==> run B: inputs <==
## ARM
module ARM(
    input clk,
    input rst,
    output [31:0] imem_addr,
    input [31:0] imem_data,
    output [31:0] dmem_addr,
    output [31:0] dmem_wdata,
    output dmem_we,
    input [31:0] dmem_rdata
);
wire hazard;
wire branch_taken;
wire [31:0] branch_adr;
wire [31:0] pc_if_out;
wire [31:0] instruction_if_out;
instruction_fetch inst_fetch(
	.clk	(clk),
	.rst	(rst),
	.freeze	(hazard),
	.branch_taken	(branch_taken),
	.branch_adr	(branch_adr),
	.pc_out	(pc_if_out),
	.imem_addr	(imem_addr),
	.imem_data	(imem_data),
	.instruction	(instruction_if_out)
);
wire [31:0] pc_if_reg_out;
wire [31:0] instruction_if_reg_out;
instruction_fetch_register inst_fetch_reg(
	.clk	(clk),
	.rst	(rst),
	.freeze	(hazard),
	.flush	(branch_taken),
	.pc_in(pc_if_out),
	.instruction_in	(instruction_if_out),
	.pc	(pc_if_reg_out),
	.instruction	(instruction_if_reg_out)
);
wire[31:0] result_wb;
wire write_back_enable;
wire [3:0] dest_wb;
wire [3:0] sr;
wire wb_en_id_out;
wire mem_r_en_id_out;
wire mem_w_en_id_out;
wire b_id_out;
wire s_id_out;
wire [3:0] exec_cmd_id_out;
wire [31:0] val_rn_id_out;
wire [31:0] val_rm_id_out;
wire imm_id_out;
wire [11:0] shift_operand_id_out;
wire [23:0] signed_imm_24_id_out;
wire [3:0] dest_id_out;
wire [3:0] src1_id_out;
wire [3:0] src2_id_out;
wire two_src_id_out;
wire [31:0] pc_id_out;
instrcution_decode inst_decode(
	.clk	(clk),
	.rst	(rst),
	.instruction	(instruction_if_reg_out),
	.result_wb	(result_wb),
	.write_back_enable	(write_back_enable),
	.dest_wb	(dest_wb),
	.hazard	(hazard),
	.sr	(sr),
	.pc_in	(pc_if_reg_out),
	.wb_en	(wb_en_id_out),
	.mem_r_en	(mem_r_en_id_out),
	.mem_w_en	(mem_w_en_id_out),
	.b	(b_id_out),
	.s	(s_id_out),
	.exec_cmd	(exec_cmd_id_out),
	.val_rn	(val_rn_id_out),
	.val_rm	(val_rm_id_out),
	.imm		(imm_id_out),
	.shift_operand	(shift_operand_id_out),
	.signed_imm_24	(signed_imm_24_id_out),
	.dest	(dest_id_out),
	.src1	(src1_id_out),
	.src2	(src2_id_out),
	.two_src	(two_src_id_out),
	.pc_out	(pc_id_out)
);
wire wb_en_id_reg_out;
wire mem_r_en_id_reg_out;
wire mem_w_en_id_reg_out;
wire b_id_reg_out;
wire s_id_reg_out;
wire [3:0] exe_cmd_id_reg_out;
wire [31:0] pc_id_reg_out;
wire [31:0] val_rn_id_reg_out;
wire [31:0] val_rm_id_reg_out;
wire imm_id_reg_out;
wire [11:0] shift_operand_id_reg_out;
wire [23:0] signed_imm_24_id_reg_out;
wire [3:0] dest_id_reg_out;
wire [3:0] sr_id_reg_out;
wire [3:0] src1_id_reg_out;
  ...
clock: 7.55 ns
lec_check: 0
cap_margin: 20
core_margin: 2
core_utilization: 58
slew_margin: 20
run.sh (not shown) runs the stock make flow with config.mk's settings and CLKGATE_MAP_FILE=.
==> run D (differences from run B) <==
ABC_AREA = 1   (was default)
CTS_CLUSTER_DIAMETER = 323   (was default)
CTS_CLUSTER_SIZE = 53   (was default)
GPL_ROUTABILITY_DRIVEN = 1   (was default)
PLACE_DENSITY = 0.93   (was default)
SLEW_MARGIN = 25   (was 20)
TNS_END_PERCENT = 35   (was default)
==> flow/constraint.sdc (replaced) <==
create_clock -name core_clock -period 4.5 [get_ports {clk}]
set_input_delay 0.9000 -clock core_clock [delete_from_list [all_inputs] [get_ports {clk}]]
set_output_delay 0.9000 -clock core_clock [all_outputs]
set_load 0.01 [all_outputs]
==> comparison table <==
item                                                                                                                   run B                      run D
Status                                                                                              finished with violations  aborted with a tool error
Failing step                                                                                                               -   global routing (5_1_grt)
Layout check failures                                                                                   negative setup slack                          -
Cell count listed in synth_stat.txt                                                                                     6320                       8143
Synthesized area                                                                                                 56200 sq um                57700 sq um
Synth Area in XOR/XNOR                                                                                                0.0187                    0.00574
Die height                                                                                                            315 um                     319 um
And-or/or-and share of the synthesized area                                                                            0.258                      0.192
Arithmetic-cell share of the synthesized area counting full adders, half adders and majority gates                    0.0298                     0.0290
Yosys stat chip area                                                                                             56200 sq um                57700 sq um
Proportion of netlist area held by the largest area contributor                                                        0.382                      0.372
Global placer's final weighted congestion                                                                               1.13                       1.24
Clock H-tree levels                                                                                                        3                          1
Number of instances in the placed design                                                                                8299                      10090
HPWL after detailed placement                                                                                      176000 um                  176000 um
Cells resized by post-CTS repair                                                                                         250                        449
Post-CTS setup buffer count                                                                                               55                         52
Placeable core region                                                                                            96300 sq um                98600 sq um
Multiplexer share of the synthesized area                                                                             0.0771                     0.0221
Count of mapped cells out of synthesis                                                                                  6320                       8143
Worst slack after detailed placement                                                                                -1.07 ns                   -2.33 ns
Simple-gate area share of the yosys netlist                                                                            0.168                      0.253
TritonCTS buffer count                                                                                                    91                         20
Mapped Avg Cell Area                                                                                              8.89 sq um                 7.09 sq um
Part of the Yosys area used for sequential elements                                                                    0.397                      0.386
